### flow/config.mk
export PLATFORM = sky130hd
export DESIGN_NAME = calculator
export DESIGN_NICKNAME = calculator
export VERILOG_FILES = /design/flow/design.v
export SDC_FILE = /design/flow/constraint.sdc
export NUM_CORES = 4
export LEC_CHECK = 0
export CAP_MARGIN = 20
export CORE_ASPECT_RATIO = 0.5
export CORE_MARGIN = 2
export CORE_UTILIZATION = 71
export CTS_CLUSTER_SIZE = 39
export HOLD_SLACK_MARGIN = -0.1
export SETUP_SLACK_MARGIN = -1.08
export SLEW_MARGIN = 20
### flow/constraint.sdc
create_clock -name core_clock -period 68.2 [get_ports {clk}]
set_input_delay 13.6400 -clock core_clock [delete_from_list [all_inputs] [get_ports {clk}]]
set_output_delay 13.6400 -clock core_clock [all_outputs]
set_load 0.01 [all_outputs]
### flow/design.v
module keypad_encoder_4x4(input [7:0]data,output reg [3:0] encode_data);
  always @(data) begin
    case(data)
      8'h81: encode_data = 4'd0;
      8'h82: encode_data = 4'd1;
      8'h84: encode_data = 4'd2;
      8'h88: encode_data = 4'd3;
      8'h41: encode_data = 4'd4;
      8'h42: encode_data = 4'd5;
      8'h44: encode_data = 4'd6;
      8'h48: encode_data = 4'd7;
      8'h21: encode_data = 4'd8;
      8'h22: encode_data = 4'd9;
      8'h24: encode_data = 4'd10;
      8'h28: encode_data = 4'd11;
      8'h11: encode_data = 4'd12;
      8'h12: encode_data = 4'd13;
      8'h14: encode_data = 4'd14;
      8'h18: encode_data = 4'd15;
      default: encode_data = 4'd0;
  endcase
 end
endmodule
module keypad_scanner #(parameter rows_count=4, 
                        parameter cols_count=4)(input clk, rst, start, input [rows_count-1:0] rows, input ack, 
                                                output reg[cols_count-1:0] cols,output reg[cols_count+rows_count-1:0] data, output reg done);
  typedef enum {scan_rows, detect_row, wait_key_release} States_e;
  States_e state,nextState;
  always_ff @(posedge clk) begin: rst_clk_blk
    if(!rst) begin
      state <= scan_rows;
    end
    else
      state <= nextState;
  end:rst_clk_blk
  always_ff @(posedge clk) begin: Scanning
   if (!rst) begin 
      cols <= '0;
      cols[0] <= 1; 
   end
   else begin
   if(start == 1) begin:start_fsm
    case(state) 
      scan_rows: begin
                     if(rows == 0) begin
                       cols <= {cols[cols_count-2:0],cols[cols_count-1]}; 
                     end
      end
 endcase
   end
  end
  end:Scanning
  always_comb begin
     case(state) 
      scan_rows: begin 
                   data = '0;
                   done = 0;
                 end
      detect_row: begin 
                    if (ack == 0) begin data = {rows,cols};
                                        done = 1;
                                  end
                    else begin data = 0;
                               done = 0;
                  end
                end            
      wait_key_release: begin 
                   data = 0;
                   done = 0;
                 end  
      default: begin 
                   data = 0;
                   done = 0;
                 end  
    endcase
  end
  always_comb begin: state_change
   case(state) 
     scan_rows: begin
                 if(rows != 0 )
                      nextState = detect_row;
                 else
                      nextState = scan_rows;
     end
     detect_row: if(ack == 1) begin
                    nextState = wait_key_release;
                 end
                 else nextState = detect_row;
     wait_key_release: if(rows != 0) nextState = wait_key_release;
                       else          nextState = scan_rows;
     default: nextState = scan_rows;
   endcase
  end:state_change
endmodule
module keypad_controller #(parameter cols_count=4,parameter rows_count=4)(
                           input clk, rst, enable, ack,
                           output [cols_count-1:0] cols,
                           input [rows_count-1:0]rows,
                           output reg [3:0] encode_data,
                           output reg done);
  wire [cols_count+rows_count-1:0] data;
  keypad_scanner kpad_scanner(.clk(clk), .rst(rst), .start(enable), .rows(rows),.cols(cols),.data(data),.ack(ack),.done(done));
  keypad_encoder_4x4 kpad_encode(.data(data),.encode_data(encode_data));
endmodule
module alu #(parameter BCDdigits=2)(           input [3:0]operator,
					       input bit op1_sign,
					       input bit op2_sign,
                                               input [BCDdigits*4-1:0] operand1,operand2,
                                               output reg [BCDdigits*4*2-1:0]result,
                                               output reg sign);
  parameter plus     = 4'd10;
  parameter subtract = 4'd11;
  parameter mul      = 4'd12;
  parameter div      = 4'd13;
  always_comb begin
     sign = 0;
     case(operator) 
        plus: begin
             if(op1_sign == 0 && op2_sign == 0) begin
	     result =  operand1 + operand2;
             sign = 0;
	     end
	     else if(op1_sign == 0 && op2_sign == 1) begin
	     result =  operand1 - operand2;
             sign = 0;
	     end
	     else if(op1_sign == 1 && op2_sign == 0) begin
	       if (operand1 < operand2) begin
	         result =  operand2 - operand1;
                 sign = 0;
	       end
	       else begin
	         result = operand1 - operand2;
	         sign = 1;
	       end
	       end
	     else begin
	     result =  operand1 + operand2;
             sign = 1;
	     end
            end
        subtract: begin
             if(op1_sign == 0 && op2_sign == 0) begin
	      if (operand1 < operand2) begin
               result = operand2 - operand1;
               sign = 1;
             end
             else begin
               result = operand1 - operand2;
               sign = 0;
             end
             end
            else if(op1_sign == 1 && op2_sign == 1) begin
	      if (operand1 < operand2) begin
               result = operand2 - operand1;
               sign = 0;
             end
             else begin
               result = operand1 - operand2;
               sign = 1;
             end
             end
            else if(op1_sign == 0 && op2_sign == 1) begin
	       result = operand1 + operand2;
               sign = 0;
            end
            else begin
	       result = operand1 + operand2;
               sign = 1;
             end
            end
        mul: begin
             if(op1_sign == 0 && op2_sign == 0) begin
	      result =  operand1 * operand2;
              sign = 0;
	     end
	     else if(op1_sign == 0 && op2_sign == 1) begin
	     result =  operand1 * operand2;
             sign = 1;
	     end
	     else if(op1_sign == 1 && op2_sign == 0) begin
	     result =  operand1 * operand2;
             sign = 1;
	     end
	     else begin
	     result =  operand1 * operand2;
             sign = 0;
	     end
            end
        div: begin
               if(operand2 == 0) result = 0;      
               else  begin
             if(op1_sign == 0 && op2_sign == 0) begin
	      result =  operand1 / operand2;
              sign = 0;
	     end
	     else if(op1_sign == 0 && op2_sign == 1) begin
	     result =  operand1 / operand2;
             sign = 1;
	     end
	     else if(op1_sign == 1 && op2_sign == 0) begin
	     result =  operand1 / operand2;
             sign = 1;
	     end
	     else begin
	     result =  operand1 / operand2;
             sign = 0;
	     end
	       end
            end
        default: begin 
	          result = 0;
		  sign = 0;
		 end
      endcase
  end
endmodule
module BCD2binary #(parameter BCDdigits = 4)(input [BCDdigits*4-1:0] bcd,
                                             output reg [BCDdigits*4-1:0] binary);
 always @(bcd)begin
    binary = bcd[15:12]* 10'd1000 + bcd[11:8] * 8'd100 +bcd[7:4] * 8'd10 + bcd[3:0]; 
 end
endmodule
module binary2BCD(input [15:0] binary,
                  output reg [15:0] bcd);
  reg[3:0] digit1,digit2,digit3,digit4;
  integer counter;
  always @(binary) begin
      digit1 = 0;
      digit2 = 0;
      digit3 = 0;
      digit4 = 0;
      counter = 0;
   if(binary <= 16'h270f) begin   
    for (counter = 15; counter >= 0; counter = counter - 1) begin
      if(digit2 >= 5)  digit2 = digit2 + 3;
      if(digit3 >= 5)  digit3 = digit3 + 3;
      if(digit4 >= 5)  digit4 = digit4 + 3;
      digit1 = digit1 << 1;
      digit1[0] = digit2[3];
      digit2 = digit2 << 1;
      digit2[0] = digit3[3];
      digit3 = digit3 << 1;
      digit3[0] = digit4[3];
      digit4 = digit4 << 1;
      digit4[0] = binary[counter];  
    end
   bcd = {digit1,digit2,digit3,digit4};
  end
  else begin
    bcd = {4'h0,4'ha,4'hb,4'hb};
  end
  end
endmodule
`timescale 1 ns / 1 ns
module control_logic #(parameter BCDdigits=2)(input [3:0] data,
                                            input clk, rst, done,
                                            output reg ack,
                                            output reg [BCDdigits*4*2-1:0] display,
                                            output reg sign);
  typedef enum {start, receiveBCDdigits_set1, receiveOperation, receiveBCDdigits_set2, compute_and_continue, ack_BCDdigits_set1, ack_BCDdigits_set2, ack_operation} States_e;
  States_e state,nextState;
  reg [BCDdigits*4-1:0] operand1,operand2;
  reg [3:0] operator;
  reg op1_sign;
  wire [BCDdigits*4*2-1:0] op_bin1,op_bin2;
  wire [BCDdigits*4*2-1:0] op;
  wire op2_sign,alu_sign;
  reg [15:0] alu_op1,alu_op2;    
  reg [31:0] alu_result;
  reg [15:0] condt_result;
  assign condt_result = (alu_result > 32'd9999) ? '1:alu_result[15:0];
  assign op2_sign = '0;
  alu#(.BCDdigits(4)) alu(.operator(operator),.operand1(op_bin1),.operand2(op_bin2),.result(alu_result),.sign(alu_sign),.op1_sign(op1_sign),.op2_sign(op2_sign));  
  BCD2binary bb1(.bcd(alu_op1),.binary(op_bin1));
  BCD2binary bb2(.bcd(alu_op2),.binary(op_bin2));
  binary2BCD b2b(.binary(condt_result),.bcd(op));
  always_ff @(posedge clk) begin: rst_clk_blk
    if(!rst) begin
     state <= start;
    end
    else
      state <= nextState;
  end:rst_clk_blk
 always @(posedge clk) begin:fsm_logic
      case(state)
        start:   begin  ack <= '0;
                   operand1 <= '0;
                   operand2 <= '0;
                   operator <= '0;
                   alu_op1  <= '0;
                   alu_op2  <= '0; 
                   op1_sign <= '0;
                 end
        receiveBCDdigits_set1: begin 
                            ack <= 1;
                            if(data <= 4'd9) begin   
                              operand1 <= {operand1[BCDdigits*4-4-1:0],data};   
                            end
                            sign <= 0;
                           end
        ack_BCDdigits_set1: 
                            begin 
                               ack <= 0;
                               alu_op1 <= operand1;
                               display <= operand1;
                            end
        receiveOperation: begin
                           ack <= 1;
                           operator <= data[3:0];   
                          end
        ack_operation: 
                       begin 
                          ack <= 0;
                       end
        receiveBCDdigits_set2: begin 
                           ack <= 1;
                             operand2 <= {operand2[BCDdigits*4-4-1:0],data};   
                           sign <= 0;
                         end
        ack_BCDdigits_set2: 
                            begin
                              ack <= 0;
			      sign <= 0;
                              display <= operand2;
                              alu_op2 <= operand2;
                            end
        compute_and_continue: begin 
                         ack <= 1;
                         if(data >=4'd9) begin   
                           if(op != 16'habb) alu_op1 <= op;
                           else alu_op1 <= 0;
                           op1_sign <= alu_sign;
                           operand2 <= '0;
                           alu_op2 <= '0;
                           operator <= data[3:0];
                           display <= op; 
			   sign <= alu_sign;
                         end
                   end
        endcase
  end:fsm_logic
  always_comb begin: always_comb_nextstate
    case(state)
         start:           if(done == 1) nextState = receiveBCDdigits_set1;
                          else nextState = start;
        receiveBCDdigits_set1: 
                          if (done == 1) nextState = ack_BCDdigits_set1;
                          else nextState = receiveBCDdigits_set1;
        ack_BCDdigits_set1: 
                         if(done == 1 && data <= 4'd9) 
                           nextState = receiveBCDdigits_set1;
                         else if (done == 1 && data <=4'd13) 
                           nextState = receiveOperation;
                         else if(done ==1)
                           nextState = start;
                         else nextState = ack_BCDdigits_set1;
        receiveOperation:
                          if(done == 1) nextState = ack_operation;
                          else nextState = receiveOperation;
        ack_operation: 
                     if(done==1)
                       nextState = receiveBCDdigits_set2;
                     else nextState = ack_operation;
        receiveBCDdigits_set2:
                          if (done == 1) nextState = ack_BCDdigits_set2;
                          else nextState = receiveBCDdigits_set2;
        ack_BCDdigits_set2:
                         if(done == 1 && data <= 4'd9) 
                           nextState = receiveBCDdigits_set2;
                         else if (done == 1 && data <= 4'd14) 
                           nextState = compute_and_continue;
                         else if(done ==1)
                           nextState = start;
                         else nextState = ack_BCDdigits_set2;
        compute_and_continue: if (data <= 4'd13)
                           nextState = ack_operation;
                         else if (done == 1)
                           nextState = start;
                         else nextState = compute_and_continue;
        default : nextState = start;       
        endcase
  end: always_comb_nextstate
endmodule
module BCD2seg7 (input [3:0] bcd,
                 output reg [7:0]leds);
	always @(bcd)
		case (bcd)      
			4'h0: leds = 8'b0111_1110;
	   		4'h1: leds = 8'b0011_0000;
			4'h2: leds = 8'b0110_1101;
			4'h3: leds = 8'b0111_1001;
			4'h4: leds = 8'b0011_0011;
			4'h5: leds = 8'b0101_1011;
			4'h6: leds = 8'b0101_1111;
			4'h7: leds = 8'b0111_0000;
			4'h8: leds = 8'b0111_1111;
			4'h9: leds = 8'b0111_1011;
			4'ha: leds = 8'b0100_1111;   
			4'hb: leds = 8'b0000_0101;   
			default: leds = 8'b0000_0000;
		endcase
endmodule
module display #(parameter BCDdigits = 2)(input [BCDdigits*4*2-1:0] display_data,
                                          output wire [7:0]seven_seg_data1,seven_seg_data2,seven_seg_data3,seven_seg_data4);
 BCD2seg7 disp1(.bcd(display_data[15:12]),.leds(seven_seg_data1));
 BCD2seg7 disp2(.bcd(display_data[11:8]),.leds(seven_seg_data2));
 BCD2seg7 disp3(.bcd(display_data[7:4]),.leds(seven_seg_data3));
 BCD2seg7 disp4(.bcd(display_data[3:0]),.leds(seven_seg_data4));
endmodule
`timescale 1 ns / 1 ns
module calculator #(parameter BCDdigits = 2,parameter cols_count=4,parameter rows_count=4)(
                                                                                          input clk,rst,start,
                                                                                          output [cols_count-1:0] cols,
                                                                                          input [rows_count-1:0] rows,
                                                                                          output reg [7:0] digit1,digit2,digit3,digit4,
                                                                                          output reg sign);
  wire [BCDdigits*4*2-1:0] display;
  wire [3:0]encode_data;
  wire done,ack;
  keypad_controller kpad_controller(.clk(clk), .rst(rst), .enable(start), .ack(ack),.cols(cols),.rows(rows),.encode_data(encode_data),.done(done));
  control_logic control_logic(.data(encode_data), .clk(clk), .rst(rst), .done(done), .ack(ack), .display(display),.sign(sign));
  display disp(.display_data(display[15:0]),.seven_seg_data1(digit1),.seven_seg_data2(digit2),.seven_seg_data3(digit3),.seven_seg_data4(digit4));
 endmodule
### flow/run.sh
#!/bin/bash
# the make line also repeats each setting of config.mk as NAME=value (left out here)
make -C /OpenROAD-flow-scripts/flow DESIGN_CONFIG=/design/flow/config.mk WORK_HOME=/design/flow/orfs CLKGATE_MAP_FILE= finish
==> results of run 1 <==
-- metrics by stage --
step	worst slack, ps	cells	util, %	TNS (ps)
2_1_floorplan	-9150	4903	-	-463930
3_5_place_dp	-9000	6786	96.4	-461850
3_3_place_gp	-2790	6786	96.4	-92310
==> changes_impl.md, run 1 <==
### Metrics

* Top cells by area: ha_1 (17%), fa_1 (6.2%), nor2_1 (5.1%), edfxtp_1 (4.8%), nand2_1 (4.3%)
* Post-synth EDFFs at 59
* Row Count at 58
* Library cells used by synthesis at 150
* Warnings from Yosys at 8
* Register area share after synthesis at 7.42%
* Xor+xnor area frac at 5.24%
* Top-area cell share at 17.3%
* Top cells by count, synth: ha_1 (505), nor2_1 (498), nand2_1 (421), inv_1 (349), nor3_1 (261)
* MUX area fraction at 4.10%
* Status: did not finish
* Adder-cell share of the synthesized area at 23.6%
* Syn_area_per_cell at 7.48 sq um
* Main logic family: AND-OR/OR-AND gates
* Hpwl dp at 142 mm
* I/O pin count at 44
* Chip Height at 164 um
* Post-synth ARST share at 0%
* Err: [ERROR DPL-0038] Utilization greater than 100%, impossible to legalize
* Die width at 325 um
* RePlAce Congestion at 1.13
* Chip Area at 53400 sq um
* Post-Synthesis Cells at 4883
* Core area at 50500 sq um
* Synth flops at 106
* Top FF cell, synth: edfxtp_1
* Synth top cell by count: ha_1
* I/O Buffers at 39
* Failing step: clock tree synthesis
* Post-Synth AOI/OAI Area at 28.6%
* Placed inst area at 48700 sq um
* Simple Share, Synth at 25.5%
* YS chip area at 36500 sq um
* Initial core utilization at 72.4%
* Number of cells in Yosys stat at 4883
* Netlist Area Pre-Place at 36500 sq um
* Post-synth top area cell: ha_1
==> run 2: changes to the inputs <==
Settings changed: CAP_MARGIN 20 to 5, CORE_ASPECT_RATIO 0.5 to default, CTS_CLUSTER_SIZE 39 to 33, HOLD_SLACK_MARGIN -0.1 to -0.09, SETUP_SLACK_MARGIN -1.08 to default.
Clock period 68.2 ns to 76.8 ns, I/O delays scaled along.
==> changes_impl.md, run 2 <==
### Implementation results

* Top cells by count, synth: ha_1 (505), nor2_1 (498), nand2_1 (421), inv_1 (349), nor3_1 (261)
* Initial core utilization at 71.5%
* Hold Slack at 525 ps
* Area Overhead vs Synth at 19.8%
* YS chip area at 36500 sq um
* WP depth at 410
* Clock-pin slew on the worst setup and hold paths at 70 ps
* DRC violations left at 0
* Max_cap viols at 0
* Warnings from Yosys at 8
* Final nets at 5887
* Number of global-route vias before repair at 36100
* # clock sinks at 106
* Main logic family: AND-OR/OR-AND gates
* Setup crit start: control_logic.alu_op2[6]
* Status: finished with violations
* Worst setup margin at -735 ps
* Top FF cell, synth: edfxtp_1
* Hold Path Origin: kpad_controller.kpad_scanner.state[0]
* Final Cycle Share at 101%
* H-tree Lvls at 3
* Clk root buf: clkbuf_16
* Grt total ovfl at 0
* Worst R2R Setup Slack at -730 ps
* Crit path DRT at 77090 ps
* Placed Instances at 5635
* Post-layout min period at 77530 ps
* Adder-cell share of the synthesized area at 23.6%
* 1st-iter DRT viols at 5514
* Max-Slew Margin vs Limit at 25.2%
* Total Routing Usage GR at 39.7%
* Worst slew pin tran at 1110 ps
* Failed Checks: negative setup slack
* Library cells used by synthesis at 150
* Max Root-Sink Buffers at 2
* Top-area cell share at 17.3%
* CP dominant cell by count: o21a_1
* Clk_skew at 12.0 ps
* Critical Setup Path Class: flip-flop to flip-flop
* Post-synth ARST share at 0%
* DR WL/cell at 21.6 um
* Crit path arrival time at 77830 ps
* Synth top cell by count: ha_1
* I/O pin count at 44
* Post-Synth AOI/OAI Area at 28.6%
* Worst flop-to-flop path endpoint: digit4[6]
* Routed WL at 128 mm
* Worst r2r path cells at 410
* F_max at 12.9 MHz
* Core area at 51100 sq um
* Hold Crit Depth at 2
* Slowest cell on crit path: or4b_4
* Startpoint Class: flip-flop
* Crit path max fanout at 14
* Final hold violation count at 0
* Origin of the critical flop-to-flop path: control_logic.alu_op2[6]
* Synth flops at 106
* Die width at 231 um
* Global-route wire length before repair at 178 mm
* DR vias at 42100
* Register area share after synthesis at 7.42%
* Post-synth top area cell: ha_1
* Vias/cell at 7.08
* RSZ-0062 raised after global routing: true
* Setup crit end: digit4[6]
* DRT antenna net count at 0
* Hold buffers post-CTS at 0
* Chip Area at 53300 sq um
* Setup WS pre-CTS at -3300 ps
* Row Count at 83
* Initial antenna violation count at 2
* Crit end category: flip-flop
* Setup TNS at -6550 ps
* Simple Share, Synth at 25.5%
* Drt pass-1 iters at 11
* Tool warnings at 83
* Hold Path Sink: kpad_controller.kpad_scanner.state[0]
* CP Buf/Inv Count at 21
* Top cells by area: ha_1 (17%), fa_1 (6.2%), nor2_1 (5.1%), edfxtp_1 (4.8%), nand2_1 (4.3%)
* Post-synth EDFFs at 59
* Class of the worst hold path: flip-flop to flip-flop
* MUX area fraction at 4.10%
* CTS tree: built
* Syn_area_per_cell at 7.48 sq um
* I/O Buffers at 39
* Endpoints failing setup at 16
* Netlist Area Pre-Place at 36500 sq um
* Number of cells in Yosys stat at 4883
* Non-Filler Instances at 5948
* Hpwl dp at 86.1 mm
* Crit-path max cell delay at 660 ps
* Largest net degree at the start of global routing at 40
* Chip Height at 231 um
* Post-Synthesis Cells at 4883
* RePlAce Congestion at 1.05
* Clk latency of the worst-skew pair at 360 ps
* Xor+xnor area frac at 5.24%
* Num CTS Buffers at 9
* Max-slew violation count at 0
* Delay-heaviest family, CP: AND-OR/OR-AND gates
## run 2: area by class of cell
class | instances | area (sq um)
Timing Repair Buffer | 492 | 3860
Inverter | 364 | 1390
Clock inverter | 7 | 87.6
Timing Repair inverter | 1 | 8.76
Clock buffer | 9 | 225
Sequential cell | 106 | 2710
Fill cell | 3065 | 7320
Multi-Input combinational cell | 4287 | 34600
Tap cell | 680 | 851
Antenna cell | 2 | 5.00
## run 2: routing by layer
layer  GRT usage [%]  share of wire [%]  vias to the layer above
met1            51.7                 38                    19400
li1                -                  -                    18900
met3            4.53                 10                      878
met2            67.4                 45                     2963
met5               0              0.025                        -
met4            14.6                6.7                        2
## run 2: repair_timing
| action | in CTS | in global routing |
|---|---|---|
| pin swaps | 19 | 280 |
| setup buffers | 27 | 260 |
| gates resized | 29 | 306 |
| gates cloned | 2 | 6 |
| setup endpoints to repair | 56 | 60 |
## run 2: through the flow
step                      area (sq um)  util [%]
after floorplan                  38200         -
after global placement           39600      77.5
after detailed placement         39600      77.5
after CTS                        40200      78.7
after global routing             43800      85.7
final                            43800      85.7
==> run 3: changes to the inputs <==
Settings changed: ABC_AREA from default to 0, CAP_MARGIN 5 to 40, CORE_ASPECT_RATIO from default to 1.14, CORE_UTILIZATION 71 to 50, CTS_CLUSTER_SIZE 33 to 63, HOLD_SLACK_MARGIN -0.09 to default, MAX_ROUTING_LAYER from default to met4, PLACE_DENSITY from default to 0.65, SLEW_MARGIN 20 to 25.
Clock period 76.8 ns to 84.6 ns, I/O delays scaled along.
==> changes_impl.md, run 3 <==
### Implementation results

* Status: timing/DRC/antenna clean
* Synth top cell by count: ha_1
* Crit path arrival time at 79800 ps
* Setup crit end: control_logic.alu_op1[4]
* Crit-path max cell delay at 660 ps
* Post-synth EDFFs at 59
* Hold buffers post-CTS at 0
* Setup crit start: control_logic.alu_op2[4]
* Grt total ovfl at 0
* DR vias at 38000
* Critical Setup Path Class: flip-flop to flip-flop
* Adder-cell share of the synthesized area at 23.6%
* Placed Instances at 5903
* RePlAce Congestion at 1.01
* Hold Path Origin: control_logic.state[7]
* Class of the worst hold path: flip-flop to flip-flop
* Total Routing Usage GR at 31.6%
* Hold Slack at 513 ps
* I/O Buffers at 39
* CP Buf/Inv Count at 33
* Number of global-route vias before repair at 36400
* Startpoint Class: flip-flop
* Max-Slew Margin vs Limit at 37.6%
* YS chip area at 36500 sq um
* Synth flops at 106
* Worst r2r path cells at 405
* Xor+xnor area frac at 5.24%
* Tool warnings at 79
* Post-synth ARST share at 0%
* # clock sinks at 106
* Worst flop-to-flop path endpoint: control_logic.alu_op1[4]
* Endpoints failing setup at 0
* Initial antenna violation count at 3
* Top FF cell, synth: edfxtp_1
* Global-route wire length before repair at 189 mm
* Number of cells in Yosys stat at 4883
* Max Root-Sink Buffers at 2
* Warnings from Yosys at 8
* Hold Path Sink: control_logic.state[7]
* FF/Latch Area at 2710 sq um
* CP dominant cell by count: o21a_1
* Final nets at 5658
* WP depth at 405
* H-tree Lvls at 3
* Die width at 257 um
* Crit path DRT at 84720 ps
* Area Overhead vs Synth at 10.5%
* Top cells by area: ha_1 (17%), fa_1 (6.2%), nor2_1 (5.1%), edfxtp_1 (4.8%), nand2_1 (4.3%)
* DRT antenna net count at 0
* Comb gate area at 32600 sq um
* Main logic family: AND-OR/OR-AND gates
* Hold Crit Depth at 2
* Max_cap viols at 0
* I/O pin count at 44
* Chip Area at 75300 sq um
* Post-layout min period at 79680 ps
* Initial core utilization at 50.7%
* F_max at 12.6 MHz
* MUX area fraction at 4.10%
* Register area share after synthesis at 7.42%
* Crit end category: flip-flop
* Simple Share, Synth at 25.5%
* Netlist Area Pre-Place at 36500 sq um
* Final Cycle Share at 94.2%
* Hpwl dp at 96.3 mm
* Top-area cell share at 17.3%
* Worst R2R Setup Slack at 4920 ps
* Max-slew violation count at 0
* Num CTS Buffers at 9
* Routed WL at 121 mm
* DR WL/cell at 20.1 um
* Clk_skew at 17.8 ps
* 1st-iter DRT viols at 2879
* Core area at 72100 sq um
* Post-Synthesis Cells at 4883
* Crit path max fanout at 18
* Origin of the critical flop-to-flop path: control_logic.alu_op2[4]
* # fillers at 6957
* Slowest cell on crit path: or4b_4
* Delay-heaviest family, CP: AND-OR/OR-AND gates
* Library cells used by synthesis at 150
* CTS tree: built
* Row Count at 105
* Syn_area_per_cell at 7.48 sq um
* Top cells by count, synth: ha_1 (505), nor2_1 (498), nand2_1 (421), inv_1 (349), nor3_1 (261)
* Post-synth top area cell: ha_1
* Worst slew pin tran at 934 ps
* DRC violations left at 0
* Post-Synth AOI/OAI Area at 28.6%
* Non-Filler Instances at 6005
* Drt pass-1 iters at 9
* Largest net degree at the start of global routing at 33
* Clk root buf: clkbuf_16
* Vias/cell at 6.33
* Chip Height at 293 um
* Clk latency of the worst-skew pair at 380 ps
* Clock-pin slew on the worst setup and hold paths at 100 ps
* Final hold violation count at 0
[run 3: area by class of cell]
class | instances | share of cell area (%)
Sequential cell | 106 | 6.72
Multi-Input combinational cell | 4284 | 80.8
Tap cell | 963 | 2.98
Antenna cell | 5 | 0.0310
Inverter | 364 | 3.40
Clock buffer | 10 | 0.620
Timing Repair Buffer | 267 | 5.23
Clock inverter | 6 | 0.180
[run 3: per-layer routing]
| layer | routed length [um] | track usage (%) | vias up | part of all wire, % |
|---|---|---|---|---|
| met5 | 0 | - | - | 0 |
| li1 | - | - | 18400 | - |
| met3 | 6040 | 2.47 | 385 | 5.0 |
| met4 | 6580 | 14.9 | 0 | 5.5 |
| met1 | 49000 | 36.5 | 18000 | 41 |
| met2 | 59000 | 55.4 | 1254 | 49 |
[run 3: stage by stage]
step	worst slack (ps)	cell area, sq um	setup TNS, ps	util (%)
3_3_place_gp	140	38700	0	53.6
4_1_cts	31.8	39200	0	54.3
3_5_place_dp	-1970	38700	-36770	53.7
6_report	4920	40400	0	56.0
5_1_grt	-413	40400	-5340	56.0
2_1_floorplan	20.6	36700	0	-
[run 3: what timing repair did]
item / CTS / global route
cloned: 0 / 3
pin swaps: 2 / 52
setup endpoints to repair: 51 / 60
gates resized: 16 / 161
buffers inserted: 4 / 70
hold endpoints to repair: 0 / 0
==> run 4: changes to the inputs <==
Settings changed: ABC_AREA 0 to default, CAP_MARGIN 40 to 20, CORE_ASPECT_RATIO 1.14 to default, CORE_UTILIZATION 50 to 71, CTS_CLUSTER_SIZE 63 to 36, HOLD_SLACK_MARGIN from default to -0.1, PLACE_DENSITY 0.65 to default, SLEW_MARGIN 25 to 20.
Clock period 84.6 ns to 72.9 ns, I/O delays scaled along.
==> changes_impl.md, run 4 <==
### Implementation results

* Number of cells in Yosys stat at 4883
* Area Overhead vs Synth at 23.0%
* Max-slew violation count at 18
* Max-Slew Margin vs Limit at -50.9%
* Post-synth ARST share at 0%
* Clk_skew at 15.3 ps
* Worst setup margin at -4760 ps
* DR vias at 44500
* Placed Instances at 5723
* Critical Setup Path Class: flip-flop to flip-flop
* MUX area fraction at 4.10%
* Crit path DRT at 73200 ps
* Warnings from Yosys at 8
* Global-route wire length before repair at 188 mm
* Max Root-Sink Buffers at 2
* Core area at 51100 sq um
* CP dominant cell by count: o21a_1
* Worst r2r path cells at 412
* DRT antenna net count at 0
* Top FF cell, synth: edfxtp_1
* Delay-heaviest family, CP: AND-OR/OR-AND gates
* Hold buffers post-CTS at 0
* Chip Height at 231 um
* Initial core utilization at 71.5%
* Number of global-route vias before repair at 38400
* Hold Crit Depth at 2
* Max_cap viols at 3
* Clk latency of the worst-skew pair at 370 ps
* Main logic family: AND-OR/OR-AND gates
* Tool warnings at 83
* Post-synth top area cell: ha_1
* # clock sinks at 106
* Final hold violation count at 0
* Synth top cell by count: ha_1
* DR WL/cell at 23.2 um
* Post-Synthesis Cells at 4883
* Failed Checks: max-capacitance violations, max-slew violations, negative setup slack
* Post-layout min period at 77660 ps
* Routed WL at 141 mm
* Setup crit start: control_logic.alu_op2[4]
* CTS tree: built
* 1st-iter DRT viols at 6556
* Total Routing Usage GR at 43.4%
* I/O pin count at 44
* Top-area cell share at 17.3%
* CP Buf/Inv Count at 26
* Crit-path max cell delay at 680 ps
* Syn_area_per_cell at 7.48 sq um
* Status: finished with violations
* Origin of the critical flop-to-flop path: control_logic.alu_op2[4]
* Drt pass-1 iters at 14
* Startpoint Class: flip-flop
* Top cells by area: ha_1 (17%), fa_1 (6.2%), nor2_1 (5.1%), edfxtp_1 (4.8%), nand2_1 (4.3%)
* F_max at 12.9 MHz
* Clk root buf: clkbuf_16
* Largest net degree at the start of global routing at 41
* Grt total ovfl at 0
* Top cells by count, synth: ha_1 (505), nor2_1 (498), nand2_1 (421), inv_1 (349), nor3_1 (261)
* Chip Area at 53300 sq um
* Initial antenna violation count at 9
* Hold Path Sink: control_logic.state[7]
* Num CTS Buffers at 9
* Crit end category: flip-flop
* # fillers at 2659
* Class of the worst hold path: flip-flop to flip-flop
* Post-Synth AOI/OAI Area at 28.6%
* Final Cycle Share at 107%
* Endpoints failing setup at 58
* RSZ-0062 raised after global routing: true
* RePlAce Congestion at 1.03
* Simple Share, Synth at 25.5%
* Post-synth EDFFs at 59
* WP depth at 412
* Non-Filler Instances at 6079
* Slowest cell on crit path: or4b_4
* Setup TNS at -184410 ps
* Hold Path Origin: control_logic.state[7]
* Library cells used by synthesis at 150
* Worst flop-to-flop path endpoint: digit4[3]
* Crit path max fanout at 7
* YS chip area at 36500 sq um
* Worst slew pin tran at 2260 ps
* Hold Slack at 505 ps
* Crit path arrival time at 77960 ps
* Final design utilization at 88.0%
* H-tree Lvls at 3
* Register area share after synthesis at 7.42%
* Netlist Area Pre-Place at 36500 sq um
* Final nets at 6011
* Adder-cell share of the synthesized area at 23.6%
* Clock-pin slew on the worst setup and hold paths at 80 ps
* Setup crit end: digit4[3]
* Worst R2R Setup Slack at -4760 ps
* Die width at 231 um
* Xor+xnor area frac at 5.24%
* Row Count at 83
* DRC violations left at 0
* Synth flops at 106
* Hpwl dp at 89.0 mm
* Vias/cell at 7.32
* I/O Buffers at 39
## run 4: repair_timing
item	4_1_cts	5_1_grt
pin swaps	115	201
hold endpoints to repair	0	0
resized	89	193
cloned	1	0
setup buffers	113	219
setup endpoints to repair	58	60
## run 4: final cells by class
cell class | count | area [sq um] | share of cell area [%]
antenna | 9 | 22.5 | 0.0501
tap | 680 | 851 | 1.89
multi-input combinational | 4283 | 34800 | 77.4
timing repair buffer | 621 | 4880 | 10.8
sequential | 106 | 2710 | 6.04
clock buffer | 9 | 225 | 0.501
inverter | 364 | 1380 | 3.07
clock inverter | 7 | 76.3 | 0.170
## run 4: through the flow
| stage | area (sq um) | worst slack, ps |
|---|---|---|
| after floorplan | 38700 | -4450 |
| after global placement | 40800 | -711 |
| after detailed placement | 40800 | -3180 |
| final | 44900 | -4760 |
| after CTS | 42300 | 19.8 |
| after global routing | 44900 | -7230 |
## run 4: per-layer routing
| metal | vias up | GRT usage [%] | part of all wire (%) |
|---|---|---|---|
| met2 | 3735 | 70.3 | 43 |
| met4 | 0 | 17.8 | 8.3 |
| met3 | 1313 | 7.29 | 13 |
| met5 | - | - | 0 |
| li1 | 19100 | - | - |
| met1 | 20300 | 53.6 | 35 |
==> run 5: changes to the inputs <==
Settings changed: CORE_ASPECT_RATIO from default to 1.1, CORE_MARGIN 2 to 10, CORE_UTILIZATION 71 to 18, CTS_CLUSTER_SIZE 36 to default, GPL_ROUTABILITY_DRIVEN from default to 1, GPL_TIMING_DRIVEN from default to 1, HOLD_SLACK_MARGIN -0.1 to default, PLACE_DENSITY from default to 0.6, SETUP_SLACK_MARGIN from default to -2.0, TNS_END_PERCENT from default to 75.
Clock period 72.9 ns to 65.7 ns, I/O delays scaled along.
==> changes_impl.md, run 5 <==
### Implementation results

* Number of global-route vias before repair at 43100
* Post-synth top area cell: ha_1
* Post-Synth AOI/OAI Area at 28.6%
* Class of the worst hold path: flip-flop to flip-flop
* Slowest cell on crit path: or4b_4
* Delay-heaviest family, CP: AND-OR/OR-AND gates
* Placed inst area at 53600 sq um
* Max-Slew Margin vs Limit at 24.3%
* Post-layout min period at 71980 ps
* Setup crit end: digit4[3]
* Final Cycle Share at 110%
* Post-synth EDFFs at 59
* Failed Checks: negative setup slack
* Chip Area at 221000 sq um
* Max Root-Sink Buffers at 2
* Top-area cell share at 17.3%
* Adder-cell share of the synthesized area at 23.6%
* Die width at 450 um
* CP Buf/Inv Count at 21
* Worst setup margin at -6280 ps
* Hpwl dp at 111 mm
* Clk root buf: clkbuf_16
* Vias/cell at 4.65
* Initial core utilization at 18.1%
* Crit-path max cell delay at 610 ps
* Area Overhead vs Synth at 55.4%
* H-tree Lvls at 3
* # clock sinks at 106
* Number of cells in Yosys stat at 4883
* Global-route wire length before repair at 217 mm
* Setup crit start: control_logic.alu_op2[4]
* Global-route track usage on met3 at 0.654%
* Hold Crit Depth at 2
* Met1 Use GR at 14.5%
* Initial antenna violation count at 1
* CP dominant cell by count: o21a_1
* Crit path DRT at 65990 ps
* Crit path arrival time at 72270 ps
* Main logic family: AND-OR/OR-AND gates
* Routed WL at 137 mm
* Worst R2R Setup Slack at -6280 ps
* Core area at 202000 sq um
* # fillers at 21500
* Post-Synthesis Cells at 4883
* CTS tree: built
* Num CTS Buffers at 9
* Final hold violation count at 0
* Grt total ovfl at 0
* 1st-iter DRT viols at 2611
* GR Util met2 at 21.1%
* I/O pin count at 44
* Comb gate area at 34700 sq um
* Placed Instances at 9129
* Crit end category: flip-flop
* Worst slew pin tran at 1130 ps
* Clock-pin slew on the worst setup and hold paths at 90 ps
* MUX area fraction at 4.10%
* Chip Height at 493 um
* Post-Layout Inst Area at 56800 sq um
* Crit path max fanout at 7
* Simple Share, Synth at 25.5%
* Non-Filler Instances at 9341
* Worst r2r path cells at 409
* Startpoint Class: flip-flop
* Warnings from Yosys at 8
* Origin of the critical flop-to-flop path: control_logic.alu_op2[4]
* Worst flop-to-flop path endpoint: digit4[3]
* Xor+xnor area frac at 5.24%
* Library cells used by synthesis at 150
* DR vias at 43500
* Largest net degree at the start of global routing at 34
* RePlAce Congestion at 0.905
* Total Routing Usage GR at 11.7%
* Critical Setup Path Class: flip-flop to flip-flop
* Post-synth ARST share at 0%
* Status: finished with violations
* Tool warnings at 82
* Final design utilization at 28.1%
* Netlist Area Pre-Place at 36500 sq um
* F_max at 13.9 MHz
* Top cells by count, synth: ha_1 (505), nor2_1 (498), nand2_1 (421), inv_1 (349), nor3_1 (261)
* Register area share after synthesis at 7.42%
* Final nets at 7248
* Max-slew violation count at 0
* Synth flops at 106
* DRC violations left at 0
* DRT antenna net count at 0
* Hold Path Origin: kpad_controller.kpad_scanner.state[1]
* I/O Buffers at 39
* YS chip area at 36500 sq um
* Endpoints failing setup at 60
* Clk_skew at 15.4 ps
* Top cells by area: ha_1 (17%), fa_1 (6.2%), nor2_1 (5.1%), edfxtp_1 (4.8%), nand2_1 (4.3%)
* Synth top cell by count: ha_1
* Drt pass-1 iters at 6
* DR WL/cell at 14.7 um
* FF/Latch Area at 2710 sq um
* Row Count at 173
* RSZ-0062 raised after global routing: true
* Most Crowded Layer GR: met2
* Syn_area_per_cell at 7.48 sq um
* WP depth at 409
* Hold Path Sink: kpad_controller.kpad_scanner.state[0]
* Top FF cell, synth: edfxtp_1
* Max_cap viols at 0
* Setup WS pre-CTS at -7440 ps
* Clk latency of the worst-skew pair at 360 ps
==> run 5: layer usage <==
layer  wire length (um)  share of wire [%]
met4               3380                2.5
met3               4640                3.4
met5                  0                  0
met2              68900                 50
met1              60200                 44
==> run 5: cell type report <==
class | instances | share of cell area (%)
Antenna cell | 2 | 0.00881
Clock buffer | 9 | 0.397
Clock inverter | 7 | 0.139
Inverter | 364 | 2.43
Multi-Input combinational cell | 4282 | 61.2
Sequential cell | 106 | 4.78
Tap cell | 2712 | 5.97
Timing Repair Buffer | 1859 | 25.1
==> run 5: timing repair <==
action / CTS / global route
hold buffers: 0 / 0
pin swaps: 92 / 199
cloned: 0 / 0
setup endpoints to repair: 60 / 60
resized: 88 / 221
buffers inserted: 66 / 142
endpoints found under the hold margin: 0 / 0
==> run 5: metrics by stage <==
step | setup TNS [ps] | hold WS [ps]
6_report | -318230 | 513
5_1_grt | -564060 | 578
4_1_cts | -311380 | 524
3_5_place_dp | -371770 | 504
3_3_place_gp | -274310 | 489
2_1_floorplan | -614630 | 461
==> run 6: changes to the inputs <==
Settings changed: ABC_AREA from default to 1, CAP_MARGIN 20 to 15, CORE_ASPECT_RATIO 1.1 to 0.82, CORE_MARGIN 10 to 2, CORE_UTILIZATION 18 to 71, CTS_CLUSTER_DIAMETER from default to 260, CTS_CLUSTER_SIZE from default to 17, GPL_ROUTABILITY_DRIVEN 1 to default, GPL_TIMING_DRIVEN 1 to default, PLACE_DENSITY 0.6 to default, SETUP_SLACK_MARGIN -2.0 to default, SLEW_MARGIN 20 to 25, TNS_END_PERCENT 75 to default.
Clock period 65.7 ns to 57.0 ns, I/O delays scaled along.
==> changes_impl.md, run 6 <==
### Implementation results

* Total Routing Usage GR at 40.6%
* DRC violations left at 0
* Worst slew pin tran at 1270 ps
* Area Overhead vs Synth at 23.1%
* Slowest cell on crit path: fa_1
* Row Count at 80
* Placed inst area at 45900 sq um
* Top FF cell, synth: edfxtp_1
* Worst R2R Setup Slack at -2110 ps
* Failed Checks: negative setup slack
* Chip Height at 224 um
* Non-Filler Instances at 7735
* Max Root-Sink Buffers at 2
* Hold Path Sink: kpad_controller.kpad_scanner.state[1]
* Final nets at 7575
* Max_cap viols at 0
* Crit path max fanout at 9
* Syn_area_per_cell at 6.58 sq um
* Simple Share, Synth at 42.5%
* Routed WL at 161 mm
* Crit path DRT at 57260 ps
* Post-Synthesis Cells at 6397
* DRT antenna net count at 0
* Xor+xnor area frac at 5.67%
* Worst flop-to-flop path endpoint: digit4[3]
* Post-synth top area cell: ha_1
* Crit path arrival time at 59370 ps
* Die width at 273 um
* Post-synth ARST share at 0%
* Startpoint Class: flip-flop
* Post-Synth AOI/OAI Area at 12.1%
* Setup crit end: digit4[3]
* Post-Layout Inst Area at 51800 sq um
* Number of cells in Yosys stat at 6397
* Initial antenna violation count at 2
* Top-area cell share at 15.0%
* MUX area fraction at 0%
* H-tree Lvls at 3
* Chip Area at 61200 sq um
* Synth flops at 106
* Hold Path Origin: kpad_controller.kpad_scanner.state[1]
* Hpwl dp at 99.5 mm
* Setup crit start: control_logic.alu_op2[6]
* CTS tree: built
* Hold Crit Depth at 2
* Adder-cell share of the synthesized area at 20.4%
* RePlAce Congestion at 1.05
* Placed Instances at 7381
* Clk latency of the worst-skew pair at 370 ps
* Worst r2r path cells at 454
* Top cells by area: ha_1 (15%), nand2_1 (12%), inv_1 (8.8%), fa_1 (5.4%), nor2_1 (5.0%)
* Class of the worst hold path: flip-flop to flip-flop
* Status: finished with violations
* YS chip area at 42100 sq um
* Post-layout min period at 59110 ps
* Synth top cell by count: nand2_1
* I/O Buffers at 39
* Register area share after synthesis at 6.45%
* Hold Slack at 487 ps
* Max-slew violation count at 0
* Final Cycle Share at 104%
* Core area at 58400 sq um
* Tool warnings at 83
* WP depth at 454
* Final design utilization at 88.8%
* # clock sinks at 106
* CP dominant cell by count: nand2_2
* Clk root buf: clkbuf_16
* Initial core utilization at 72.1%
* Warnings from Yosys at 8
* RSZ-0062 raised after global routing: true
* Crit end category: flip-flop
* Number of global-route vias before repair at 41200
* Vias/cell at 6.50
* Post-synth EDFFs at 59
* Clk_skew at 9.75 ps
* Origin of the critical flop-to-flop path: control_logic.alu_op2[6]
* DR vias at 50200
* Largest net degree at the start of global routing at 36
* I/O pin count at 44
* Grt total ovfl at 0
* Final hold violation count at 0
* Global-route wire length before repair at 201 mm
* Crit-path max cell delay at 510 ps
* Num CTS Buffers at 9
* Critical Setup Path Class: flip-flop to flip-flop
* DR WL/cell at 20.9 um
* Top cells by count, synth: nand2_1 (1326), inv_1 (988), nor2_1 (564), ha_1 (505), nand3_1 (377)
* Worst setup margin at -2110 ps
* Netlist Area Pre-Place at 42100 sq um
* Library cells used by synthesis at 97
* Endpoints failing setup at 58
* Main logic family: simple AND/OR/NAND/NOR gates
* Clock-pin slew on the worst setup and hold paths at 80 ps
* Max-Slew Margin vs Limit at 15.3%
* Delay-heaviest family, CP: simple AND/OR/NAND/NOR gates
* CP Buf/Inv Count at 76
* 1st-iter DRT viols at 7644
* F_max at 16.9 MHz
* Drt pass-1 iters at 13
## run 6: per-layer routing
metal  GRT usage (%)  wire length, um
met1            51.9            56100
met2            65.7            69900
met3            5.50            21300
met4            14.2            14200
met5               -                0
## run 6: cell type report
cell class,count,area (sq um)
Timing Repair Buffer,611,4850
Clock buffer,9,225
Clock inverter,7,83.8
Inverter,1142,4600
Fill cell,2869,6560
Sequential cell,106,2710
Antenna cell,2,5.00
Timing Repair inverter,4,27.5
Tap cell,779,975
Multi-Input combinational cell,5075,38300
## run 6: per-stage QoR
step                      setup TNS, ps  worst slack, ps
after CTS                             0             12.3
after detailed placement        -110910            -2870
after global routing            -243610            -4700
after floorplan                  -34300            -1980
final                            -92080            -2110
after global placement            -3830             -451
## run 6: timing repair
action,in CTS,in global routing
buffers inserted,52,274
gates resized,54,654
cloned,4,6
pin swaps,43,446
hold buffers,0,0
setup endpoints to repair,58,60
==> run 7: changes to the inputs <==
Settings changed: ABC_AREA 1 to default, CAP_MARGIN 15 to 20, CORE_ASPECT_RATIO 0.82 to default, CORE_UTILIZATION 71 to 66, CTS_CLUSTER_DIAMETER 260 to 41, CTS_CLUSTER_SIZE 17 to default, MAX_ROUTING_LAYER met4 to default, SLEW_MARGIN 25 to 20.
Clock period 57.0 ns to 68.6 ns, I/O delays scaled along.
==> changes_impl.md, run 7 <==
### Metrics

* Status: did not finish
* Failing step: global routing
* Err: [ERROR GRT-0116] Global routing finished with congestion. Check the congestion regions in the DRC Viewer.
* Die width at 239 um
* YS chip area at 36500 sq um
* Placed inst area at 48400 sq um
* Number of cells in Yosys stat at 4883
* Main logic family: AND-OR/OR-AND gates
* MUX area fraction at 4.10%
* Hpwl dp at 106 mm
* Syn_area_per_cell at 7.48 sq um
* Synth top cell by count: ha_1
* Top FF cell, synth: edfxtp_1
* RePlAce Congestion at 1.01
* Post-synth ARST share at 0%
* Post-synth top area cell: ha_1
* Row Count at 86
* Chip Height at 239 um
* Synth flops at 106
* Top cells by count, synth: ha_1 (505), nor2_1 (498), nand2_1 (421), inv_1 (349), nor3_1 (261)
* Top cells by area: ha_1 (17%), fa_1 (6.2%), nor2_1 (5.1%), edfxtp_1 (4.8%), nand2_1 (4.3%)
* Max Root-Sink Buffers at 2
* Warnings from Yosys at 8
* Core area at 54900 sq um
* Xor+xnor area frac at 5.24%
* I/O Buffers at 39
* Post-Synth AOI/OAI Area at 28.6%
* Clk root buf: clkbuf_16
* Library cells used by synthesis at 150
* Post-Synthesis Cells at 4883
* I/O pin count at 44
* Total Routing Usage GR at 83.3%
* H-tree Lvls at 3
* Top-area cell share at 17.3%
* Register area share after synthesis at 7.42%
* Netlist Area Pre-Place at 36500 sq um
* Grt total ovfl at 386
* # clock sinks at 106
* Num CTS Buffers at 9
* Chip Area at 57300 sq um
* Post-synth EDFFs at 59
* Initial core utilization at 66.6%
* Simple Share, Synth at 25.5%
* Adder-cell share of the synthesized area at 23.6%
## run 7: repair_timing
action	4_1_cts
setup buffers	379
setup endpoints to repair	60
gates cloned	2
hold buffers	0
pin swaps	211
endpoints found under the hold margin	0
resized	225
## run 7: per-stage QoR
step                instances  hold slack, ps  worst slack [ps]
CTS                      7140             528             -2540
detailed placement       6749             498             -4900
floorplan                4903             461             -8750
global placement         6749             496             -1710
## run 7: layer usage
layer | track usage (%) | GRT overflow
met5 | 40.3 | 7
met4 | 88.0 | 153
met3 | 71.2 | 16
met2 | 98.5 | 195
met1 | 80.2 | 15
==> run 8: changes to the inputs <==
Settings changed: ABC_AREA from default to 1, CORE_UTILIZATION 66 to 70, CTS_CLUSTER_DIAMETER 41 to default, PLACE_DENSITY from default to 0.39.
Clock period 68.6 ns to 95.8 ns, I/O delays scaled along.
==> changes_impl.md, run 8 <==
### Implementation results

* Post-synth ARST share at 0%
* Setup crit end: digit4[3]
* DR WL/cell at 15.6 um
* Comb gate area at 34000 sq um
* # clock sinks at 106
* Crit path arrival time at 74310 ps
* Initial core utilization at 71.0%
* Drt pass-1 iters at 8
* Syn_area_per_cell at 6.58 sq um
* Crit path max fanout at 35
* Die width at 249 um
* Post-layout min period at 74070 ps
* Num CTS Buffers at 9
* DR vias at 41000
* Setup crit start: control_logic.alu_op2[6]
* Placed inst area at 42800 sq um
* Hold buffers post-CTS at 0
* Post-synth EDFFs at 59
* Slowest cell on crit path: nand3_1
* CTS tree: built
* Final nets at 7020
* Chip Height at 249 um
* Vias/cell at 5.71
* Max_cap viols at 0
* Origin of the critical flop-to-flop path: control_logic.alu_op2[6]
* Status: timing/DRC/antenna clean
* F_max at 13.5 MHz
* Synth top cell by count: nand2_1
* Startpoint Class: flip-flop
* Worst slew pin tran at 1030 ps
* GR Util met2 at 61.5%
* Netlist Area Pre-Place at 42100 sq um
* H-tree Lvls at 3
* Post-Synthesis Cells at 6397
* Initial antenna violation count at 0
* Crit end category: flip-flop
* Adder-cell share of the synthesized area at 20.4%
* Library cells used by synthesis at 97
* YS chip area at 42100 sq um
* CP dominant cell by count: nand2_1
* Worst r2r path cells at 462
* # diodes at 0
* Tool warnings at 81
* Class of the worst hold path: flip-flop to flip-flop
* Simple Share, Synth at 42.5%
* DRT antenna net count at 0
* Most Crowded Layer GR: met2
* Total Routing Usage GR at 35.1%
* Critical Setup Path Class: flip-flop to flip-flop
* 1st-iter DRT viols at 3032
* Max Root-Sink Buffers at 2
* Post-Synth AOI/OAI Area at 12.1%
* Clk latency of the worst-skew pair at 350 ps
* Crit path DRT at 96040 ps
* DRC violations left at 0
* Chip Area at 62100 sq um
* Final Cycle Share at 77.3%
* Top cells by count, synth: nand2_1 (1326), inv_1 (988), nor2_1 (564), ha_1 (505), nand3_1 (377)
* Clock-pin slew on the worst setup and hold paths at 70 ps
* Post-Layout Inst Area at 43100 sq um
* Routed WL at 112 mm
* Met1 Use GR at 45.3%
* I/O Buffers at 39
* # fillers at 5272
* Number of cells in Yosys stat at 6397
* Register area share after synthesis at 6.45%
* Clk_skew at 8.74 ps
* WP depth at 462
* Synth flops at 106
* Setup TNS at 0 ps
* Crit-path max cell delay at 530 ps
* Global-route wire length before repair at 184 mm
* Endpoints failing setup at 0
* Post-synth top area cell: ha_1
* # resized after CTS at 0
* Grt total ovfl at 0
* Final hold violation count at 0
* Number of global-route vias before repair at 38800
* Setup Buffers After CTS at 0
* Area Overhead vs Synth at 2.44%
* Max-Slew Margin vs Limit at 31.1%
* Hpwl dp at 91.7 mm
* Top-area cell share at 15.0%
* FF/Latch Area at 2710 sq um
* Top cells by area: ha_1 (15%), nand2_1 (12%), inv_1 (8.8%), fa_1 (5.4%), nor2_1 (5.0%)
* Warnings from Yosys at 8
* Delay-heaviest family, CP: simple AND/OR/NAND/NOR gates
* MUX area fraction at 0%
* CP Buf/Inv Count at 74
* Hold Crit Depth at 2
* Max-slew violation count at 0
* Worst flop-to-flop path endpoint: digit4[3]
* Global-route track usage on met3 at 3.24%
* Core area at 59200 sq um
* Xor+xnor area frac at 5.67%
* Worst R2R Setup Slack at 21730 ps
* Hold Path Origin: kpad_controller.kpad_scanner.state[1]
* Main logic family: simple AND/OR/NAND/NOR gates
* Row Count at 89
* RePlAce Congestion at 0.990
* I/O pin count at 44
* Top FF cell, synth: edfxtp_1
* RSZ-0062 raised after global routing: false
* Clk root buf: clkbuf_16
* Hold Path Sink: kpad_controller.kpad_scanner.state[1]
* Largest net degree at the start of global routing at 37
==> run 8: cell type report <==
class | count | share of cell area (%)
clock buffers | 13 | 0.607
well taps | 773 | 2.24
inverters | 1142 | 10.4
repair buffers | 65 | 1.36
flip-flops and latches | 106 | 6.30
clock inverters | 3 | 0.0523
multi-input cells | 5070 | 79.0
==> run 8: layer usage <==
layer	up-vias	routed length, um	share of wire, %
met5	-	0	0
met4	0	3870	3.5
met3	271	7280	6.5
met2	1270	52100	47
met1	18700	48400	43
li1	20800	-	-
==> run 8: metrics by stage <==
step                      instances  util, %  hold WS (ps)  worst slack, ps
after global routing           7172     72.7           488            13690
after CTS                      7172     72.7           476            22800
after detailed placement       7156     72.2           467            23040
after global placement         7156     72.2           457            25700
after floorplan                6417        -           444            31120
final                          7172     72.7           472            21730
==> run 9: changes to the inputs <==
Settings changed: ABC_AREA 1 to default, CORE_UTILIZATION 70 to 71, CTS_CLUSTER_SIZE from default to 33, PLACE_DENSITY 0.39 to default.
Clock period 95.8 ns to 82.9 ns, I/O delays scaled along.
==> changes_impl.md, run 9 <==
### Implementation results

* Status: timing/DRC/antenna clean
* Clk_skew at 8.38 ps
* Max Root-Sink Buffers at 2
* Post-layout min period at 79250 ps
* Crit path max fanout at 19
* Top cells by area: ha_1 (17%), fa_1 (6.2%), nor2_1 (5.1%), edfxtp_1 (4.8%), nand2_1 (4.3%)
* Startpoint Class: flip-flop
* Die width at 231 um
* Final hold violation count at 0
* 1st-iter DRT viols at 3700
* DR vias at 38900
* DRT antenna net count at 0
* Max-slew violation count at 0
* Crit path arrival time at 79530 ps
* Comb gate area at 32900 sq um
* Post-synth EDFFs at 59
* FF/Latch Area at 2710 sq um
* Clock-pin slew on the worst setup and hold paths at 70 ps
* H-tree Lvls at 3
* Max-Slew Margin vs Limit at 23.2%
* Class of the worst hold path: flip-flop to flip-flop
* Adder-cell share of the synthesized area at 23.6%
* Hpwl dp at 86.8 mm
* I/O pin count at 44
* MUX area fraction at 4.10%
* Top-area cell share at 17.3%
* Largest net degree at the start of global routing at 40
* F_max at 12.6 MHz
* Synth top cell by count: ha_1
* Drt pass-1 iters at 9
* CP Buf/Inv Count at 19
* Post-Synthesis Cells at 4883
* DRC violations left at 0
* Hold Path Sink: control_logic.operator[11]
* Num CTS Buffers at 9
* Library cells used by synthesis at 150
* Post-synth ARST share at 0%
* Hold Slack at 514 ps
* Warnings from Yosys at 8
* Placed Instances at 5587
* Grt total ovfl at 0
* Tool warnings at 81
* Syn_area_per_cell at 7.48 sq um
* Synth flops at 106
* Clk root buf: clkbuf_16
* Routed WL at 113 mm
* Register area share after synthesis at 7.42%
* Global-route wire length before repair at 177 mm
* I/O Buffers at 39
* Main logic family: AND-OR/OR-AND gates
* Initial antenna violation count at 2
* Top FF cell, synth: edfxtp_1
* Worst flop-to-flop path endpoint: digit4[0]
* Area Overhead vs Synth at 9.86%
* CP dominant cell by count: o21a_1
* Vias/cell at 6.82
* Final Cycle Share at 95.6%
* Crit-path max cell delay at 640 ps
* Worst r2r path cells at 412
* Endpoints failing setup at 0
* Initial core utilization at 71.5%
* Worst R2R Setup Slack at 3650 ps
* Clk latency of the worst-skew pair at 360 ps
* RePlAce Congestion at 1.00
* Post-synth top area cell: ha_1
* DR WL/cell at 19.8 um
* YS chip area at 36500 sq um
* Core area at 51100 sq um
* # diodes at 0
* Setup crit start: control_logic.alu_op2[6]
* WP depth at 412
* Non-Filler Instances at 5706
* Row Count at 83
* Number of cells in Yosys stat at 4883
* Delay-heaviest family, CP: AND-OR/OR-AND gates
* Number of global-route vias before repair at 35500
* Slowest cell on crit path: or4b_4
* Netlist Area Pre-Place at 36500 sq um
* Origin of the critical flop-to-flop path: control_logic.alu_op2[6]
* # clock sinks at 106
* Top cells by count, synth: ha_1 (505), nor2_1 (498), nand2_1 (421), inv_1 (349), nor3_1 (261)
* Post-Synth AOI/OAI Area at 28.6%
* Chip Area at 53300 sq um
* Chip Height at 231 um
* CTS tree: built
* Total Routing Usage GR at 39.5%
* Hold Crit Depth at 2
* Hold Path Origin: control_logic.operator[11]
* Worst slew pin tran at 1140 ps
* Final nets at 5647
* Max_cap viols at 0
* Xor+xnor area frac at 5.24%
* Crit end category: flip-flop
* Critical Setup Path Class: flip-flop to flip-flop
* # fillers at 3841
* Crit path DRT at 83190 ps
* Setup crit end: digit4[0]
* Simple Share, Synth at 25.5%
==> run 9: per-stage QoR <==
stage	cell area, sq um	setup WS (ps)	util [%]	TNS, ps
6_report	40100	3650	78.6	0
5_1_grt	40100	-1070	78.6	-26510
4_1_cts	38600	3.93	75.6	0
3_5_place_dp	38200	-3000	74.7	-112610
3_3_place_gp	38200	-170	74.7	-815
2_1_floorplan	36700	9.27	-	0
==> run 9: area by class of cell <==
class / instances / area share, %
Clock buffer: 10 / 0.570
Clock inverter: 6 / 0.122
Inverter: 364 / 3.44
Multi-Input combinational cell: 4285 / 81.9
Sequential cell: 106 / 6.76
Tap cell: 680 / 2.12
Timing Repair Buffer: 254 / 5.03
Timing Repair inverter: 1 / 0.0218
==> run 9: repair_timing <==
action                                  in CTS  in global routing
cloned                                       0                  5
endpoints found under the setup margin      56                 60
hold buffers                                 0                  0
buffers inserted                             7                 91
pin swaps                                    5                 77
resized                                     36                189
==> run 9: routing by layer <==
layer / up-vias / global-route usage, % / share of wire, %
li1: 18400 / - / -
met1: 18100 / 51.8 / 41
met2: 1953 / 65.0 / 45
met3: 444 / 6.20 / 8.7
met4: 2 / 15.7 / 4.6
met5: - / 0 / 0.012
==> run 10: changes to the inputs <==
Settings changed: ABC_AREA from default to 1, CORE_ASPECT_RATIO from default to 0.53, CORE_UTILIZATION 71 to 58, CTS_CLUSTER_DIAMETER from default to 224, CTS_CLUSTER_SIZE 33 to default, SETUP_SLACK_MARGIN from default to -2.0, TNS_END_PERCENT from default to 35.
Clock period 82.9 ns to 48.4 ns, I/O delays scaled along.
==> changes_impl.md, run 10 <==
### Metrics

* Netlist Area Pre-Place at 42100 sq um
* Top-area cell share at 15.0%
* Post-synth ARST share at 0%
* Main logic family: simple AND/OR/NAND/NOR gates
* Xor+xnor area frac at 5.67%
* I/O pin count at 44
* Err: [ERROR GRT-0116] Global routing finished with congestion. Check the congestion regions in the DRC Viewer.
* Core area at 71300 sq um
* Synth flops at 106
* Post-Synthesis Cells at 6397
* Setup WS pre-CTS at -9240 ps
* Syn_area_per_cell at 6.58 sq um
* Top cells by count, synth: nand2_1 (1326), inv_1 (988), nor2_1 (564), ha_1 (505), nand3_1 (377)
* RePlAce Congestion at 1.08
* Post-synth top area cell: ha_1
* Number of cells in Yosys stat at 6397
* Max Root-Sink Buffers at 2
* Failing step: global routing
* Chip Area at 74800 sq um
* Hold buffers post-CTS at 0
* Warnings from Yosys at 8
* Library cells used by synthesis at 97
* Total Routing Usage GR at 60.3%
* Top FF cell, synth: edfxtp_1
* Num CTS Buffers at 9
* Synth top cell by count: nand2_1
* Chip Height at 200 um
* Die width at 374 um
* Row Count at 71
* Post-Synth AOI/OAI Area at 12.1%
* Post-synth EDFFs at 59
* # clock sinks at 106
* MUX area fraction at 0%
* I/O Buffers at 39
* Adder-cell share of the synthesized area at 20.4%
* Hpwl dp at 130 mm
* Placed inst area at 57700 sq um
* Initial core utilization at 59.0%
* Simple Share, Synth at 42.5%
* Clk root buf: clkbuf_16
* Grt total ovfl at 5
* YS chip area at 42100 sq um
* Status: did not finish
* Register area share after synthesis at 6.45%
* H-tree Lvls at 3
* Placed Instances at 9119
* Top cells by area: ha_1 (15%), nand2_1 (12%), inv_1 (8.8%), fa_1 (5.4%), nor2_1 (5.0%)
==> run 10: through the flow <==
step	hold slack, ps	TNS [ps]
3_5_place_dp	470	-518540
4_1_cts	483	-293230
2_1_floorplan	444	-543450
3_3_place_gp	455	-356170
==> run 10: layer usage <==
layer  overflow  track usage (%)
met1          0             68.1
met2          0             81.2
met3          0             36.2
met4          5             45.2
met5          0             14.5
==> run 10: what timing repair did <==
item / 4_1_cts
gates cloned: 6
pin swaps: 434
buffers inserted: 598
endpoints found under the setup margin: 60
gates resized: 497
==> run 11: changes to the inputs <==
Settings changed: ABC_AREA 1 to default, CAP_MARGIN 20 to 30, CORE_ASPECT_RATIO 0.53 to default, CORE_UTILIZATION 58 to 44, CTS_CLUSTER_DIAMETER 224 to 153, GPL_TIMING_DRIVEN from default to 0, MAX_ROUTING_LAYER from default to met5, PLACE_DENSITY from default to 0.72, SETUP_SLACK_MARGIN -2.0 to 5.0, TNS_END_PERCENT 35 to default.
Clock period 48.4 ns to 114.0 ns, I/O delays scaled along.
==> changes_impl.md, run 11 <==
### Implementation results

* Status: timing/DRC/antenna clean
* Post-synth EDFFs at 59
* Largest net degree at the start of global routing at 41
* Post-synth ARST share at 0%
* Comb gate area at 31900 sq um
* Final nets at 5588
* Library cells used by synthesis at 150
* Critical Setup Path Class: flip-flop to flip-flop
* Hpwl dp at 81.2 mm
* Setup WS pre-CTS at 12400 ps
* Hold Crit Depth at 2
* Endpoints failing setup at 0
* Top cells by area: ha_1 (17%), fa_1 (6.2%), nor2_1 (5.1%), edfxtp_1 (4.8%), nand2_1 (4.3%)
* Worst setup margin at 13410 ps
* Origin of the critical flop-to-flop path: control_logic.alu_op2[6]
* Vias/cell at 6.07
* CTS tree: built
* Simple Share, Synth at 25.5%
* Delay-heaviest family, CP: AND-OR/OR-AND gates
* Routed WL at 100 mm
* Worst slew pin tran at 1050 ps
* Crit path DRT at 114270 ps
* Placed inst area at 38500 sq um
* Total Routing Usage GR at 22.6%
* Top FF cell, synth: edfxtp_1
* Die width at 292 um
* Area Overhead vs Synth at 6.36%
* Number of cells in Yosys stat at 4883
* Number of global-route vias before repair at 34100
* Post-Synthesis Cells at 4883
* I/O Buffers at 38
* Final hold violation count at 0
* Top-area cell share at 17.3%
* Crit path arrival time at 100860 ps
* Worst r2r path cells at 442
* H-tree Lvls at 3
* MUX area fraction at 4.10%
* Clk latency of the worst-skew pair at 350 ps
* Syn_area_per_cell at 7.48 sq um
* RePlAce Congestion at 0.952
* Met3 WL at 5.22 mm
* Worst flop-to-flop path endpoint: digit4[0]
* Chip Area at 85400 sq um
* Crit end category: flip-flop
* Top cells by count, synth: ha_1 (505), nor2_1 (498), nand2_1 (421), inv_1 (349), nor3_1 (261)
* Post-layout min period at 100590 ps
* DR WL/cell at 16.6 um
* Setup TNS at 0 ps
* Max-Slew Margin vs Limit at 30.2%
* Adder-cell share of the synthesized area at 23.6%
* F_max at 9.94 MHz
* Clk_skew at 10.4 ps
* Max_cap viols at 0
* Synth flops at 106
* Worst R2R Setup Slack at 13410 ps
* Crit path max fanout at 10
* Post-synth top area cell: ha_1
* Crit-path max cell delay at 580 ps
* Setup crit end: digit4[0]
* Post-Synth AOI/OAI Area at 28.6%
* DRT antenna net count at 0
* Chip Height at 292 um
* Max Root-Sink Buffers at 2
* WP depth at 442
* I/O pin count at 44
* Max-slew violation count at 0
* CP Buf/Inv Count at 59
* Row Count at 105
* Hold Path Origin: control_logic.state[7]
* Final design utilization at 47.3%
* Drt pass-1 iters at 8
* FF/Latch Area at 2710 sq um
* Final Cycle Share at 88.2%
* Class of the worst hold path: flip-flop to flip-flop
* Synth top cell by count: ha_1
* Uppermost layer routed: met4
* Metal-1 WL at 46.6 mm
* Grt total ovfl at 0
* Startpoint Class: flip-flop
* Num CTS Buffers at 9
* # fillers at 8019
* Clk root buf: clkbuf_16
* DR vias at 36600
* Setup crit start: control_logic.alu_op2[6]
* RSZ-0062 raised after global routing: false
* Met2 Routed Length at 45.4 mm
* Clock-pin slew on the worst setup and hold paths at 70 ps
* # diodes at 0
* Tool warnings at 79
* Hold Path Sink: control_logic.state[7]
* Main logic family: AND-OR/OR-AND gates
* 1st-iter DRT viols at 2677
* YS chip area at 36500 sq um
* Post-Layout Inst Area at 38900 sq um
* # clock sinks at 106
* Slowest cell on crit path: a2111oi_0
* Warnings from Yosys at 8
* Setup Buffers After CTS at 0
* Initial antenna violation count at 0
* Global-route wire length before repair at 166 mm
* CP dominant cell by count: o21a_1
* Netlist Area Pre-Place at 36500 sq um
* Register area share after synthesis at 7.42%
* Xor+xnor area frac at 5.24%
* DRC violations left at 0
* Initial core utilization at 44.5%
* Core area at 82100 sq um
[run 11: area by class of cell]
cell class / count / area share [%]
tap: 1070 / 3.44
clock buffer: 10 / 0.589
multi-input combinational: 4282 / 82.1
clock inverter: 6 / 0.183
buffer: 151 / 1.80
inverter: 364 / 3.52
timing repair buffer: 48 / 1.39
sequential: 106 / 6.98
[run 11: what timing repair did]
action / 4_1_cts / 5_1_grt
resized: 0 / 23
endpoints found under the setup margin: 0 / 54
hold buffers: 0 / 0
[run 11: stage by stage]
step                      hold slack, ps  std cells
after floorplan                      461       4903
after global placement               494       6011
after detailed placement             496       6019
after CTS                            514       6035
after global routing                 539       6037
final                                520       6037
[run 11: metal layers]
layer  global-route usage, %  vias up
li1                        -    18300
met1                    30.9    17200
met2                    37.6      963
met3                    2.15      161
met4                    6.47        0
met5                       0        -
